==> 11-16: inputs <==
Design systolic_top, start of the top module:
module systolic_top (
    input  logic         i_clk,
    input  logic         i_nrst,
    input  logic         i_reg_clear,
    input  logic         i_pe_en,
    input  logic         i_psum_out_en,
    input  logic [1:0]   i_mode,
    input  logic [63:0]  i_ifmap,    
    input  logic [7:0]   i_weight,
    output logic [127:0] o_ofmap     
);
Settings: LEC_CHECK=0, ABC_AREA=1, CAP_MARGIN=20, CORE_MARGIN=2, CORE_UTILIZATION=72, CTS_CLUSTER_DIAMETER=371, CTS_CLUSTER_SIZE=99, PLACE_DENSITY=0.38, SETUP_SLACK_MARGIN=1.05, SLEW_MARGIN=20, TNS_END_PERCENT=5; clock period 5.51 ns.
run.sh (not shown) runs the stock make flow with config.mk's settings and CLKGATE_MAP_FILE=.
==> 02-14: changes against 11-16 <==
Settings changed: ABC_AREA 1 to not set, CELL_PAD_IN_SITES_GLOBAL_PLACEMENT set to 3, CORE_ASPECT_RATIO set to 0.65, CORE_UTILIZATION 72 to 40, CTS_CLUSTER_DIAMETER 371 to not set, CTS_CLUSTER_SIZE 99 to not set, PLACE_DENSITY 0.38 to not set, SETUP_SLACK_MARGIN 1.05 to not set, SLEW_MARGIN 20 to 25, TNS_END_PERCENT 5 to 95.
==> flow/constraint.sdc (replaced) <==
create_clock -name core_clock -period 10.0 [get_ports {i_clk}]
set_input_delay 2.0000 -clock core_clock [delete_from_list [all_inputs] [get_ports {i_clk}]]
set_output_delay 2.0000 -clock core_clock [all_outputs]
set_load 0.01 [all_outputs]
==> 10-09: changes against 11-16 <==
Settings changed: ABC_AREA 1 to not set, CELL_PAD_IN_SITES_DETAIL_PLACEMENT set to 0, CELL_PAD_IN_SITES_GLOBAL_PLACEMENT set to 0, CTS_CLUSTER_DIAMETER 371 to not set, CTS_CLUSTER_SIZE 99 to 17, GPL_TIMING_DRIVEN set to 1, MAX_ROUTING_LAYER set to met4, PLACE_DENSITY 0.38 to 0.66, SETUP_SLACK_MARGIN 1.05 to not set, TNS_END_PERCENT 5 to not set.
==> flow/constraint.sdc (replaced) <==
create_clock -name core_clock -period 5.95 [get_ports {i_clk}]
set_input_delay 1.1900 -clock core_clock [delete_from_list [all_inputs] [get_ports {i_clk}]]
set_output_delay 1.1900 -clock core_clock [all_outputs]
set_load 0.01 [all_outputs]
==> CHANGELOG.md <==
### Implementation results

- Status: finished clean
- Initial Utilization: around two fifths
- Simple share: between 10% and 20%
- Max-area cell share: about a quarter
- Top cells by area: ha_1, dfrtp_1, xnor2_1
- Post-Syn Area: 56100 µm²
- Core area: 139000 µm²
- Syn nets: just over 8000
- XORs/XNORs by Area: roughly a tenth
- Setup WS pre-CTS: -0.136 ns
- Rows: around 110
[end of results for 02-14]
==> CHANGELOG.md <==
### Implementation results

- Status: stopped before the end
- Stopped at: clock tree synthesis
- Err: [ERROR DPL-0038] Utilization greater than 100%, impossible to legalize
- Core area: ~77000 µm²
- Top cells by area: ha_1, dfrtp_1, xnor2_1
- Syn nets: slightly above 8000
- Rows: slightly above 100
- Max-area cell share: 23.3%
- Simple share: around 16%
- XORs/XNORs by Area: 10.2%
- Seq share, synth: between 10% and 20%
- Setup WS pre-CTS: -3.13 ns
[end of results for 10-09]
==> CHANGELOG.md <==
### Implementation results

- Max-area cell share: 22.1%
- Syn nets: between 10000 and 15000
- Stopped at: clock tree synthesis
- Top cells by area: ha_1, dfrtp_1, nand2_1
- Core area: 81800 µm²
- Setup WS pre-CTS: -4.26 ns
- Rows: around 110
- XORs/XNORs by Area: under 10%
- Simple share: a little under a quarter
- Status: stopped before the end
- Post-Syn Area: between 50000 and 60000 µm²
- Err: [ERROR DPL-0038] Utilization greater than 100%, impossible to legalize
- YS chip area: 59300 µm²
[end of results for 11-16]


==> inputs of 04-12 <==
Starting RTL as in the previous note.
export LEC_CHECK = 0
export ABC_AREA = 0
export CAP_MARGIN = 0
export CELL_PAD_IN_SITES_DETAIL_PLACEMENT = 2
export CELL_PAD_IN_SITES_GLOBAL_PLACEMENT = 2
export CORE_ASPECT_RATIO = 1.8
export CORE_MARGIN = 2
export CORE_UTILIZATION = 69
export CTS_CLUSTER_DIAMETER = 300
export GPL_ROUTABILITY_DRIVEN = 1
export GPL_TIMING_DRIVEN = 1
export MAX_ROUTING_LAYER = met5
export MIN_ROUTING_LAYER = met1
export PLACE_DENSITY = 0.68
export SETUP_SLACK_MARGIN = 1.5
export SLEW_MARGIN = 20
create_clock -name core_clock -period 5.95 [get_ports {i_clk}]
==> inputs of 04-19, as changes to 04-12 <==
==> flow/config.mk (replaced) <==
export PLATFORM = sky130hd
export DESIGN_NAME = systolic_top
export DESIGN_NICKNAME = systolic_top
export VERILOG_FILES = /design/flow/design.v
export SDC_FILE = /design/flow/constraint.sdc
export NUM_CORES = 4
export LEC_CHECK = 0
export CAP_MARGIN = 20
export CELL_PAD_IN_SITES_DETAIL_PLACEMENT = 0
export CELL_PAD_IN_SITES_GLOBAL_PLACEMENT = 2
export CORE_MARGIN = 2
export CORE_UTILIZATION = 44
export GPL_TIMING_DRIVEN = 1
export MAX_ROUTING_LAYER = met4
export PLACE_DENSITY_LB_ADDON = 0.07
export SLEW_MARGIN = 20
==> results <==
| quantity | 04-12 | 04-19 |
|---|---|---|
| Run status | aborted with a tool error | finished with violations |
| Stage where the flow stopped | global placement without I/O | - |
| Reasons for failing layout checks | - | negative setup slack |
| Warning count from the yosys run | 3 | 3 |
| Cell count after synthesis | 7,017 | 7,017 |
| Count of instantiated cells in the yosys netlist | 7,017 | 7,017 |
| Number of standard-cell rows in the floorplan | 140 | 131 |
| Flip-flop and latch count after synthesis | 312 | 312 |
| Post-synth top area share | 23.3% | 23.3% |
| Net count after synthesis | 8,318 | 8,318 |
| Chip Height | 387 µm | 361 µm |
| Synthesized cell area | 56,100 µm² | 56,100 µm² |
| Compound-gate portion of the synthesized area | 20.8% | 20.8% |
| Multiplexer share of the synthesized area | 2.68% | 2.68% |
| Std-Cell Core Area | 80,800 µm² | 127,000 µm² |
| Die outline area | 83,700 µm² | 130,000 µm² |
| Die width | 217 µm | 361 µm |
| EDFF count, synth | 0 | 0 |
| Adders+Majority by Area | 29.6% | 29.6% |
| Core utilization at floorplan | 69.5% | 44.2% |
| Most common cell in the netlist | ha_1 | ha_1 |


==> inputs of v4 <==
Starting RTL as in the previous note.
clock: 5.95 ns
lec_check: 0
cap_margin: 10
cell_pad_in_sites_detail_placement: 0
cell_pad_in_sites_global_placement: 0
core_aspect_ratio: 0.5
core_margin: 2
core_utilization: 72
cts_cluster_size: 77
gpl_timing_driven: 1
max_routing_layer: met4
place_density_lb_addon: 0.01
setup_slack_margin: 1.73
slew_margin: 20
==> inputs of v22, as changes to v4 <==
==> flow/config.mk (replaced) <==
export PLATFORM = sky130hd
export DESIGN_NAME = systolic_top
export DESIGN_NICKNAME = systolic_top
export VERILOG_FILES = /design/flow/design.v
export SDC_FILE = /design/flow/constraint.sdc
export NUM_CORES = 4
export LEC_CHECK = 0
export CAP_MARGIN = 20
export CORE_MARGIN = 2
export CORE_UTILIZATION = 40
export SLEW_MARGIN = 0
export TNS_END_PERCENT = 95
==> flow/constraint.sdc (replaced) <==
create_clock -name core_clock -period 10.0 [get_ports {i_clk}]
set_input_delay 2.0000 -clock core_clock [delete_from_list [all_inputs] [get_ports {i_clk}]]
set_output_delay 2.0000 -clock core_clock [all_outputs]
set_load 0.01 [all_outputs]
==> inputs of v5, as changes to v4 <==
==> flow/config.mk (replaced) <==
export PLATFORM = sky130hd
export DESIGN_NAME = systolic_top
export DESIGN_NICKNAME = systolic_top
export VERILOG_FILES = /design/flow/design.v
export SDC_FILE = /design/flow/constraint.sdc
export NUM_CORES = 4
export LEC_CHECK = 0
export CAP_MARGIN = 20
export CORE_MARGIN = 2
export CORE_UTILIZATION = 66
export CTS_CLUSTER_SIZE = 40
export MAX_ROUTING_LAYER = met4
export SLEW_MARGIN = 20
==> flow/constraint.sdc (replaced) <==
create_clock -name core_clock -period 7.79 [get_ports {i_clk}]
set_input_delay 1.5580 -clock core_clock [delete_from_list [all_inputs] [get_ports {i_clk}]]
set_output_delay 1.5580 -clock core_clock [all_outputs]
set_load 0.01 [all_outputs]
==> inputs of v18, as changes to v4 <==
==> flow/config.mk (replaced) <==
export PLATFORM = sky130hd
export DESIGN_NAME = systolic_top
export DESIGN_NICKNAME = systolic_top
export VERILOG_FILES = /design/flow/design.v
export SDC_FILE = /design/flow/constraint.sdc
export NUM_CORES = 4
export LEC_CHECK = 0
export CAP_MARGIN = 20
export CORE_MARGIN = 2
export CORE_UTILIZATION = 23
export SLEW_MARGIN = 20
==> flow/constraint.sdc (replaced) <==
create_clock -name core_clock -period 9.65 [get_ports {i_clk}]
set_input_delay 1.9300 -clock core_clock [delete_from_list [all_inputs] [get_ports {i_clk}]]
set_output_delay 1.9300 -clock core_clock [all_outputs]
set_load 0.01 [all_outputs]
==> comparison table <==
item	v18	v4	v5	v22
Tot Pwr	8.992 mW	-	-	7.824 mW
Result of the run	no timing/DRC/antenna violations	stopped before the end	stopped before the end	no timing/DRC/antenna violations
Failing step	-	clock tree synthesis	global routing	-
P_comb	5.75 mW	-	-	4.77 mW
Crit-path most repeated cell	a21oi_1	-	-	ha_1
Final ANT Viol Nets	0	-	-	0
Category of the worst setup path capture point	flip-flop	-	-	flip-flop
Number of placement rows	181	72	106	137
Die Width	498.0 um	398.8 um	295.6 um	378.6 um
Cell area after placement	0.06864 mm^2	0.07325 mm^2	0.07070 mm^2	0.06156 mm^2
Pins over their slew limit	0	-	-	0
1st-iter DRT viols	3374	-	-	3109
Tap cells	3202	-	-	1876
Starting density of the core	23.10%	72.69%	66.85%	40.27%
Startpoint types	input pin	-	-	input pin


==> job 9164: inputs <==
systolic_top again, from the RTL that the note above started with.
Settings: LEC_CHECK=0, CAP_MARGIN=20, CORE_MARGIN=2, CORE_UTILIZATION=66, CTS_CLUSTER_SIZE=34, SLEW_MARGIN=20; clock period 7.69 ns.
==> job 926: changes against job 9164 <==
CAP_MARGIN = 0   (was 20)
CORE_UTILIZATION = 72   (was 66)
CTS_CLUSTER_DIAMETER = 400   (was not set)
CTS_CLUSTER_SIZE = 10   (was 34)
PLACE_DENSITY_LB_ADDON = 0.19   (was not set)
SETUP_SLACK_MARGIN = 0.56   (was not set)
==> flow/constraint.sdc (replaced) <==
create_clock -name core_clock -period 5.51 [get_ports {i_clk}]
set_input_delay 1.1020 -clock core_clock [delete_from_list [all_inputs] [get_ports {i_clk}]]
set_output_delay 1.1020 -clock core_clock [all_outputs]
set_load 0.01 [all_outputs]
==> job 6445: changes against job 9164 <==
CORE_UTILIZATION = 61   (was 66)
CTS_CLUSTER_SIZE = not set   (was 34)
==> flow/constraint.sdc (replaced) <==
create_clock -name core_clock -period 7.79 [get_ports {i_clk}]
set_input_delay 1.5580 -clock core_clock [delete_from_list [all_inputs] [get_ports {i_clk}]]
set_output_delay 1.5580 -clock core_clock [all_outputs]
set_load 0.01 [all_outputs]
==> summary.txt <==
Physical implementation

The run finished, with violations left. The reasons given for failing layout checks are setup timing. The final worst-path setup slack is -0.299 ns.

Once the clock tree was built, the setup fixing pass inserted roughly 55 buffers. In this run the standard cell core region covers approximately 0.091 mm². The placement stage leaves a total instance area of 0.0710 mm².

The global route total overflow is 0. The worst setup timing slack at the placement stage is -1.39 ns. Per the placement report, the placed cell count is 9584. Buffers inserted during clock tree synthesis total 38.

For this run, the final setup violation count is recorded as 25. The clock H-tree reported by CTS has 2 levels. The number of buffers between clock root and the deepest sink is 3. The post-cts gate resize count is 235. At the end of routability-driven placement, the weighted congestion stood at 0.969.

The chip occupies 0.0944 mm². The number of hold buffers added after cts is 0.
the above is filed under job 6445

==> summary.txt <==
Physical implementation

The run stopped with a tool error. Progress stopped at global routing (5_1_grt). The first error in the log reads "[ERROR GRT-0232] Routing congestion too high. Check the congestion heatmap in the GUI". The worst setup timing slack at the placement stage is -1.40 ns.

RePlAce ended its routability-driven mode at a weighted congestion of about 0.99. The maximum level of the CTS H-tree is 2. Global routing finished with a remaining overflow of 29. The area of the core is 0.0840 mm². The total instance count after detailed placement is around 9500. The clock buffer count from CTS is 37. The total die area is between 0.08 and 0.09 mm².
the above is filed under job 9164

==> summary.txt <==
Physical implementation

The multiplexer share of the synthesized area is 2.68%. The run stopped with a tool error. The area of placed instances is 0.0732 mm². The first error in the log reads "[ERROR DPL-0038] Utilization greater than 100%, impossible to legalize". The stopping stage is clock tree synthesis (4_1_cts). The core region is 0.0773 mm².

The worst setup timing slack at the placement stage is -3.52 ns. The floorplan step defined a die boundary enclosing 0.0802 mm². The yosys warning tally is 3.

The placer's final routability congestion estimate is roughly 1.0.
the above is filed under job 926



==> job 8913: inputs <==
==> flow/design.v <==
module HA (input logic a, b, output logic s, c );
    assign s = a ^ b;
    assign c = a & b;
endmodule
module mBB (
    input  logic       en,
    input  logic [1:0] a, b, sel,
    output logic [3:0] p
);
    localparam UxU = 2'b00;
    localparam UxS = 2'b01;
    localparam SxU = 2'b10;
    localparam SxS = 2'b11;
    logic [1:0] ai, bi;
    logic [3:0] pi;
    assign ai = (!en)? 0 : (sel==UxS)? b : a;
    assign bi = (!en)? 0 : (sel==UxS)? a : b;
    logic [1:0] pp0, pp1;
    assign pp0 = { (ai[1] & bi[0]), (ai[0] & bi[0]) };
    assign pp1 = { (ai[1] & bi[1]), (ai[0] & bi[1]) };
    assign pi[0] = pp0[0];
    logic HA_p1_co;
    HA HA_p1(
        .a((sel==0)? pp0[1] : ~pp0[1]),
        .b((sel==0)? pp1[0] : ~pp1[0]),
        .c(HA_p1_co),
        .s(pi[1]));
    logic HA_p2_1_co, HA_p2_1_s;
    HA HA_p2_1(
        .a(1'b1),
        .b(pp1[1]),
        .c(HA_p2_1_co),
        .s(HA_p2_1_s));
    logic HA_p2_0_a, p3_0;
    assign HA_p2_0_a = (sel==0)? pp1[1] : HA_p2_1_s;
    HA HA_p2_0(
        .a(HA_p2_0_a),
        .b(HA_p1_co),
        .c(p3_0),
        .s(pi[2]));
    assign pi[3] = (sel==0)? p3_0: ~(HA_p2_1_co | p3_0);
    always @(*) begin
        if (en) begin
            case (sel)
                UxU, SxS: p <= pi;
                UxS, SxU: p <= (~bi[1])? pi : 
                        {(pi[3] ^ ai[1]) ^ (pi[2] & ai[0]),  
                         (pi[2] ^ ai[0]) ,  pi[1:0]};        
            endcase
        end else begin
            p <= 4'b0; 
        end
    end
endmodule
module mFU (
    input  logic        clk, nrst,
    input  logic [ 7:0] a, b,
    input  logic [ 1:0] mode,
    output logic [15:0] p
);
    localparam _8x8 = 2'b00;
    localparam _4x4 = 2'b01;
    localparam _2x2 = 2'b10;
    localparam NOOP = 2'b11;
    logic [15:0] en;
    always @(*) begin
        case (mode)
            _8x8: en = 16'b1111_1111_1111_1111;
            _4x4: en = 16'b1111_0000_0000_1111;
            _2x2: en = 16'b1001_0000_0000_1001; 
            default: en = 16'b0;
        endcase
    end
    logic [31:0] sel;
    always @(*) begin
        case (mode)
            _8x8: sel = 32'b11100100_10100000_01000100_00000000;
            _4x4: sel = 32'b11100100_00000000_00000000_11100100;
            _2x2: sel = 32'b11000011_00000000_00000000_11000011; 
            default: sel = 32'b0;
        endcase
    end
    logic [3:0] p0_ll, p0_hl, p0_lh, p0_hh;
    logic [3:0] p1_ll, p1_hl, p1_lh, p1_hh;
    logic [3:0] p2_ll, p2_hl, p2_lh, p2_hh;
    logic [3:0] p3_ll, p3_hl, p3_lh, p3_hh;
    mBB mbb_0_hh(.en(en[15]), .a(a[7:6]), .b(b[7:6]), .sel(sel[31:30]), .p(p0_hh));
    mBB mbb_0_hl(.en(en[14]), .a(a[7:6]), .b(b[5:4]), .sel(sel[29:28]), .p(p0_hl));
    mBB mbb_0_lh(.en(en[13]), .a(a[5:4]), .b(b[7:6]), .sel(sel[27:26]), .p(p0_lh));
    mBB mbb_0_ll(.en(en[12]), .a(a[5:4]), .b(b[5:4]), .sel(sel[25:24]), .p(p0_ll));
    mBB mbb_1_hh(.en(en[11]), .a(a[7:6]), .b(b[3:2]), .sel(sel[23:22]), .p(p1_hh));
    mBB mbb_1_hl(.en(en[10]), .a(a[7:6]), .b(b[1:0]), .sel(sel[21:20]), .p(p1_hl));
    mBB mbb_1_lh(.en(en[ 9]), .a(a[5:4]), .b(b[3:2]), .sel(sel[19:18]), .p(p1_lh));
    mBB mbb_1_ll(.en(en[ 8]), .a(a[5:4]), .b(b[1:0]), .sel(sel[17:16]), .p(p1_ll));
    mBB mbb_2_hh(.en(en[ 7]), .a(a[3:2]), .b(b[7:6]), .sel(sel[15:14]), .p(p2_hh));
    mBB mbb_2_hl(.en(en[ 6]), .a(a[3:2]), .b(b[5:4]), .sel(sel[13:12]), .p(p2_hl));
    mBB mbb_2_lh(.en(en[ 5]), .a(a[1:0]), .b(b[7:6]), .sel(sel[11:10]), .p(p2_lh));
    mBB mbb_2_ll(.en(en[ 4]), .a(a[1:0]), .b(b[5:4]), .sel(sel[ 9: 8]), .p(p2_ll));
    mBB mbb_3_hh(.en(en[ 3]), .a(a[3:2]), .b(b[3:2]), .sel(sel[ 7: 6]), .p(p3_hh));
    mBB mbb_3_hl(.en(en[ 2]), .a(a[3:2]), .b(b[1:0]), .sel(sel[ 5: 4]), .p(p3_hl));
    mBB mbb_3_lh(.en(en[ 1]), .a(a[1:0]), .b(b[3:2]), .sel(sel[ 3: 2]), .p(p3_lh));
    mBB mbb_3_ll(.en(en[ 0]), .a(a[1:0]), .b(b[1:0]), .sel(sel[ 1: 0]), .p(p3_ll));
    logic [7:0] p0, p1, p2, p3;
    logic p1_lh_ex, p2_hl_ex;
    logic p3_hl_ex, p3_lh_ex;
    assign p1_lh_ex = (mode==_8x8)? 0 : p1_lh[3];
    assign p2_hl_ex = (mode==_8x8)? 0 : p2_hl[3];
    assign p3_hl_ex = (mode==_8x8)? 0 : p3_hl[3];
    assign p3_lh_ex = (mode==_8x8)? 0 : p3_lh[3];
    assign p0 = {p0_hh,p0_ll} + { { {2{p0_hl[3]}} , p0_hl } + { {2{p0_lh[3]}} , p0_lh } , 2'b00};
    assign p1 = {p1_hh,p1_ll} + { { {2{p1_hl[3]}} , p1_hl } + { {2{p1_lh_ex}} , p1_lh } , 2'b00};
    assign p2 = {p2_hh,p2_ll} + { { {2{p2_hl_ex}} , p2_hl } + { {2{p2_lh[3]}} , p2_lh } , 2'b00};
    assign p3 = {p3_hh,p3_ll} + { { {2{p3_hl_ex}} , p3_hl } + { {2{p3_lh_ex}} , p3_lh } , 2'b00};
    always @(*) begin
        if (!nrst) begin
            p = 16'h0;
        end else begin
            case (mode)
                _8x8:    p = { p0, p3 } +  { { {4{p1[7]}} , p1 } + { {4{p2[7]}} , p2 } , 4'b0000 };
                _4x4:    p = {{8{p0[7]}},p0} + {{8{p3[7]}},p3};
                _2x2:    p = {{12{p0_hh[3]}},p0_hh} + {{12{p0_ll[3]}},p0_ll} + {{12{p3_hh[3]}},p3_hh} + {{12{p3_ll[3]}},p3_ll};
                default: p = 16'h0;
            endcase
        end
    end
endmodule
module pe #(
    parameter int DATA_WIDTH = 8
) (
    input logic i_clk, i_nrst, 
    input logic [1:0] i_mode,
    input logic [DATA_WIDTH-1:0] i_ifmap, i_weight,
    input logic [DATA_WIDTH*2-1:0] i_psum,
    input logic i_reg_clear,  
    input logic i_pe_en,   
    input logic i_psum_out_en,
    output logic [DATA_WIDTH-1:0] o_ifmap, o_weight,
    output logic [DATA_WIDTH*2-1:0] o_ofmap
);
    logic [DATA_WIDTH-1:0] reg_ifmap, reg_weight;
    logic [DATA_WIDTH*2-1:0] reg_psum, o_multiplier, reg_psum_out;
    always_ff @(posedge i_clk or negedge i_nrst) begin
        if (~i_nrst) begin
            reg_ifmap <= 0;
            reg_weight <= 0;
        end else begin
            if (i_reg_clear) begin
                reg_ifmap <= 0;
                reg_weight <= 0;
            end else if (i_pe_en) begin
                reg_ifmap <= i_ifmap;
                reg_weight <= i_weight;
            end
        end
    end
    mFU mfu (
        .clk(i_clk),
        .nrst(i_nrst),
        .a(i_ifmap),
        .b(i_weight),
        .mode(i_mode),
        .p(o_multiplier)
    );
    logic write_en;
    assign write_en = i_pe_en & (reg_ifmap != 0 & reg_weight != 0);
    always_ff @(posedge i_clk or negedge i_nrst) begin
        if(~i_nrst) begin
            reg_psum <= 0;
            reg_psum_out <= 0;
        end else begin
            if(i_psum_out_en) begin
                reg_psum_out <= reg_psum;
            end else if (i_reg_clear) begin
                reg_psum <= 0;
                reg_psum_out <= 0;
            end else if(i_pe_en) begin
                reg_psum <= reg_psum + o_multiplier;
            end 
        end
    end
    always_comb begin
        o_ifmap = reg_ifmap;
        o_weight = reg_weight;
        o_ofmap = reg_psum_out;
    end
endmodule
module systolic_array #(
    parameter DATA_WIDTH = 8,
    parameter WIDTH = 2,
    parameter HEIGHT = 2
) (
    input logic i_clk, i_nrst, i_reg_clear, i_pe_en, i_psum_out_en,
    input logic [1:0] i_mode,
    input logic [0:HEIGHT-1][DATA_WIDTH-1:0] i_ifmap, 
    input logic [0:WIDTH-1][DATA_WIDTH-1:0] i_weight,
    output logic [0:HEIGHT-1][DATA_WIDTH*2-1:0] o_ofmap
);
    logic [0:HEIGHT-1][0:WIDTH][DATA_WIDTH-1:0] mat_A;
    logic [0:HEIGHT][0:WIDTH-1][DATA_WIDTH-1:0] mat_B;
    logic [0:HEIGHT-1][0:WIDTH][DATA_WIDTH*2-1:0] mat_C;
    genvar jj;
    generate
        for (jj=0; jj < HEIGHT; jj++) begin : y_ios
            assign mat_A[jj][0] = i_ifmap[jj]; 
            assign o_ofmap[jj] = mat_C[jj][0];
        end
    endgenerate
    genvar ii;
    generate
        for (ii=0; ii < WIDTH; ii++) begin : x_ios
            assign mat_B[0][ii] = i_weight[ii];
        end
    endgenerate
    genvar i, j;
    generate
        for (j=0; j < HEIGHT; j++) begin : y_axis
            for (i=0; i < WIDTH; i++) begin : x_axis
                pe #(
                    .DATA_WIDTH(DATA_WIDTH)
                ) pe_inst (
                    .i_clk(i_clk),
                    .i_nrst(i_nrst),
                    .i_mode(i_mode),
                    .i_ifmap(mat_A[j][i]),
                    .i_weight(mat_B[j][i]),
                    .i_reg_clear(i_reg_clear),
                    .i_pe_en(i_pe_en),
                    .i_psum_out_en(i_psum_out_en),
                    .o_ifmap(mat_A[j][i+1]),
                    .o_weight(mat_B[j+1][i]),
                    .o_ofmap(mat_C[j][i])
                );
            end
        end
    endgenerate
endmodule
module systolic_top (
    input  logic         i_clk,
    input  logic         i_nrst,
    input  logic         i_reg_clear,
    input  logic         i_pe_en,
    input  logic         i_psum_out_en,
    input  logic [1:0]   i_mode,
    input  logic [63:0]  i_ifmap,    
    input  logic [7:0]   i_weight,
    output logic [127:0] o_ofmap     
);
    systolic_array #(
        .DATA_WIDTH(8),
        .WIDTH(1),
        .HEIGHT(8)
    ) systolic_array_inst (
        .i_clk(i_clk),
        .i_nrst(i_nrst),
        .i_mode(i_mode),
        .i_reg_clear(i_reg_clear),
        .i_pe_en(i_pe_en),
        .i_psum_out_en(i_psum_out_en),
        .i_ifmap(i_ifmap),
        .i_weight(i_weight),
        .o_ofmap(o_ofmap)
    );
endmodule
==> flow/run.sh <==
#!/bin/bash
# the make line also repeats each setting of config.mk as NAME=value (left out here)
make -C /OpenROAD-flow-scripts/flow DESIGN_CONFIG=/design/flow/config.mk WORK_HOME=/design/flow/orfs CLKGATE_MAP_FILE= finish
==> flow/config.mk <==
export PLATFORM = sky130hd
export DESIGN_NAME = systolic_top
export DESIGN_NICKNAME = systolic_top
export VERILOG_FILES = /design/flow/design.v
export SDC_FILE = /design/flow/constraint.sdc
export NUM_CORES = 4
export LEC_CHECK = 0
export ABC_AREA = 1
export CAP_MARGIN = 35
export CELL_PAD_IN_SITES_DETAIL_PLACEMENT = 0
export CORE_MARGIN = 2
export CORE_UTILIZATION = 21
export CTS_CLUSTER_DIAMETER = 77
export CTS_CLUSTER_SIZE = 48
export MAX_ROUTING_LAYER = met4
export MIN_ROUTING_LAYER = met2
export PLACE_DENSITY_LB_ADDON = 0.18
export SLEW_MARGIN = 20
export TNS_END_PERCENT = 65
==> flow/constraint.sdc <==
create_clock -name core_clock -period 10.0 [get_ports {i_clk}]
set_input_delay 2.0000 -clock core_clock [delete_from_list [all_inputs] [get_ports {i_clk}]]
set_output_delay 2.0000 -clock core_clock [all_outputs]
set_load 0.01 [all_outputs]
==> job 2844 (differences from job 8913) <==
==> flow/config.mk (replaced) <==
export PLATFORM = sky130hd
export DESIGN_NAME = systolic_top
export DESIGN_NICKNAME = systolic_top
export VERILOG_FILES = /design/flow/design.v
export SDC_FILE = /design/flow/constraint.sdc
export NUM_CORES = 4
export LEC_CHECK = 0
export CAP_MARGIN = 20
export CORE_MARGIN = 2
export CORE_UTILIZATION = 65
export SLEW_MARGIN = 20
==> flow/constraint.sdc (replaced) <==
create_clock -name core_clock -period 7.83 [get_ports {i_clk}]
set_input_delay 1.5660 -clock core_clock [delete_from_list [all_inputs] [get_ports {i_clk}]]
set_output_delay 1.5660 -clock core_clock [all_outputs]
set_load 0.01 [all_outputs]
==> job 939 (differences from job 8913) <==
==> flow/config.mk (replaced) <==
export PLATFORM = sky130hd
export DESIGN_NAME = systolic_top
export DESIGN_NICKNAME = systolic_top
export VERILOG_FILES = /design/flow/design.v
export SDC_FILE = /design/flow/constraint.sdc
export NUM_CORES = 4
export LEC_CHECK = 0
export CAP_MARGIN = 20
export CELL_PAD_IN_SITES_DETAIL_PLACEMENT = 0
export CELL_PAD_IN_SITES_GLOBAL_PLACEMENT = 1
export CORE_MARGIN = 2
export CORE_UTILIZATION = 57
export GPL_TIMING_DRIVEN = 1
export MAX_ROUTING_LAYER = met4
export SLEW_MARGIN = 20
==> flow/constraint.sdc (replaced) <==
create_clock -name core_clock -period 5.95 [get_ports {i_clk}]
set_input_delay 1.1900 -clock core_clock [delete_from_list [all_inputs] [get_ports {i_clk}]]
set_output_delay 1.1900 -clock core_clock [all_outputs]
set_load 0.01 [all_outputs]
==> comparison table <==
Outcome: job 8913 no timing/DRC/antenna violations; job 939 complete, but fails checks; job 2844 complete, but fails checks
Violated checks: job 8913 -; job 939 negative setup slack; job 2844 max-capacitance violations, max-slew violations, negative setup slack
FF-to-FF setup slack: job 8913 2.08 ns; job 939 -0.83 ns; job 2844 -0.38 ns
Met1 layer wirelength in the final routing: job 8913 0 microns; job 939 77,600 microns; job 2844 77,200 microns
Min Hold Slack: job 8913 0.482 ns; job 939 0.493 ns; job 2844 0.499 ns
Util after Layout: job 8913 0.267; job 939 0.828; job 2844 0.909
Number of cells on the critical path: job 8913 44; job 939 43; job 2844 44
Clk power: job 8913 1630 uW; job 939 2600 uW; job 2844 1990 uW
Top routing layer in use: job 8913 met4; job 939 met4; job 2844 met5
Maximum vdd drop: job 8913 0.109 mV; job 939 0.269 mV; job 2844 0.276 mV
Layout area overhead: job 8913 26.8%; job 939 44.5%; job 2844 38.4%
RSZ-0062 raised after global routing: job 8913 -; job 939 true; job 2844 true
Standard cell with the maximum stage delay on the critical path: job 8913 sky130_fd_sc_hd__clkdlybuf4s50_1; job 939 sky130_fd_sc_hd__or3b_4; job 2844 sky130_fd_sc_hd__a21oi_4
Filler cell count in the final layout: job 8913 31,600; job 939 6,211; job 2844 3,599
Leakage: job 8913 0.0408 uW; job 939 0.0428 uW; job 2844 0.0416 uW
Late-Pin Clk Latency: job 8913 0.66 ns; job 939 0.61 ns; job 2844 0.65 ns
GR peak layer: job 8913 met3; job 939 met2; job 2844 met2
Post-synthesis cell count from yosys: job 8913 8,938; job 939 7,017; job 2844 7,017
Count of endpoints failing setup in the final report: job 8913 0; job 939 96; job 2844 58
Die Ht: job 8913 535 microns; job 939 318 microns; job 2844 298 microns
Clk pin slew, worst setup/hold paths: job 8913 0.09 ns; job 939 0.06 ns; job 2844 0.06 ns
Sequential power share: job 8913 0.166; job 939 0.146; job 2844 0.145
Most common cell on crit path: job 8913 sky130_fd_sc_hd__ha_1; job 939 sky130_fd_sc_hd__ha_4; job 2844 sky130_fd_sc_hd__ha_4
Combined area of the multi-input logic cells: job 8913 45,100 sq um; job 939 50,900 sq um; job 2844 49,300 sq um
Number of buffers inserted during clock tree synthesis: job 8913 38; job 939 41; job 2844 37
Register-to-Register Path Depth: job 8913 44; job 939 34; job 2844 35
Power is estimated from default activity; no workload was simulated.
